==> try-sierra: inputs <==
Design maxfinder, start of the top module:
module maxfinder(clk, rst, start, x1, x2, x3, x4, eps, done, result);
input clk, start, rst;
input [4:0] x1, x2, x3, x4, eps;
output done;
output [4:0] result;
wire wen, wenep, sel, zer;
DataPath datapath(clk, rst, x1, x2, x3, x4, eps, wen, wenep, sel, zer, result);
controller con(clk, rst, start, zer, wen, wenep, sel, done);
endmodule
clock: 5.01 ns
lec_check: 0
abc_area: 1
cap_margin: 20
core_margin: 2
core_utilization: 72
cts_cluster_size: 74
hold_slack_margin: 0.07
place_density_lb_addon: 0.27
slew_margin: 20
run.sh (not shown) runs the stock make flow with config.mk's settings and CLKGATE_MAP_FILE=.
==> try-juniper: changes against try-sierra <==
- ABC_AREA: 1 -> default
- CORE_UTILIZATION: 72 -> 65
- CTS_CLUSTER_SIZE: 74 -> default
- HOLD_SLACK_MARGIN: 0.07 -> default
- PLACE_DENSITY_LB_ADDON: 0.27 -> default
==> flow/constraint.sdc (replaced) <==
create_clock -name core_clock -period 5.02 [get_ports {clk}]
set_input_delay 1.0040 -clock core_clock [delete_from_list [all_inputs] [get_ports {clk}]]
set_output_delay 1.0040 -clock core_clock [all_outputs]
set_load 0.01 [all_outputs]
==> try-amber: changes against try-sierra <==
- CAP_MARGIN: 20 -> 5
- CTS_CLUSTER_DIAMETER: default -> 258
- HOLD_SLACK_MARGIN: 0.07 -> default
- MAX_ROUTING_LAYER: default -> met4
- PLACE_DENSITY: default -> 0.38
- PLACE_DENSITY_LB_ADDON: 0.27 -> default
==> flow/constraint.sdc (replaced) <==
create_clock -name core_clock -period 4.59 [get_ports {clk}]
set_input_delay 0.9180 -clock core_clock [delete_from_list [all_inputs] [get_ports {clk}]]
set_output_delay 0.9180 -clock core_clock [all_outputs]
set_load 0.01 [all_outputs]
==> impl_metrics.env <==
# implementation run metrics
export IMPL_syn_area_per_cell_um2=9.05
export IMPL_yosys_area_share_simple=0.146
export IMPL_finalSetupViolations=21
export IMPL_placed_area_um2=14400
export IMPL_status="finished with violations"
export IMPL_setup_ws_ns=-0.632
export IMPL_place_ws_ns=-0.622
export IMPL_postCtsSetupRepairBufs=18
export IMPL_dp_cells=1786
export IMPL_synthCells=1384
export IMPL_synthTopCellsByCount="ha_1 (234), inv_1 (228), dfxtp_1 (116), fa_1 (114), nand2_1 (114)"
export IMPL_yosys_area_top_type_share=0.234
export IMPL_gr_total_overflow=0
export IMPL_violations="setup timing"
export IMPL_ys_sh_mux=0.00689
export IMPL_ys_cells=1384
export IMPL_adder_share=0.419
The numbers above come from try-juniper.

==> impl_metrics.env <==
# implementation run metrics
export IMPL_status="finished with violations"
export IMPL_violations="setup timing"
export IMPL_yosys_area_share_simple=0.142
export IMPL_clock_area_frac=0.0374
export IMPL_synthTopCellsByCount="inv_1 (365), ha_1 (234), nand2_1 (201), nor2_1 (133), dfxtp_1 (116)"
export IMPL_postCtsSetupRepairBufs=19
export IMPL_syn_area_per_cell_um2=8.15
export IMPL_ys_sh_mux=0.000796
export IMPL_gr_total_overflow=0
export IMPL_place_ws_ns=-0.638
export IMPL_met2WireLength_mm=22.1
export IMPL_ys_cells=1543
export IMPL_setup_ws_ns=-0.966
export IMPL_placed_area_um2=14600
export IMPL_yosys_area_top_type_share=0.233
export IMPL_finalSetupViolations=31
export IMPL_dp_cells=1912
export IMPL_adder_share=0.414
export IMPL_synthCells=1543
The numbers above come from try-amber.

==> impl_metrics.env <==
# implementation run metrics
export IMPL_placed_area_um2=14000
export IMPL_failed_stage="global routing"
export IMPL_yosys_area_top_type_share=0.233
export IMPL_ys_sh_mux=0.000796
export IMPL_status="stopped before the end"
export IMPL_gr_total_overflow=13
export IMPL_yosys_warnings=5
export IMPL_synthCells=1543
export IMPL_dp_cells=1873
export IMPL_synthTopCellsByCount="inv_1 (365), ha_1 (234), nand2_1 (201), nor2_1 (133), dfxtp_1 (116)"
export IMPL_hpwlAfterDp_mm=26.1
export IMPL_firstError="[ERROR GRT-0232] Routing congestion too high. Check the congestion heatmap in the GUI."
export IMPL_syn_area_per_cell_um2=8.15
export IMPL_place_ws_ns=-0.367
export IMPL_ys_cells=1543
export IMPL_postCtsSetupRepairBufs=13
export IMPL_yosys_area_share_simple=0.142
export IMPL_adder_share=0.414
The numbers above come from try-sierra.

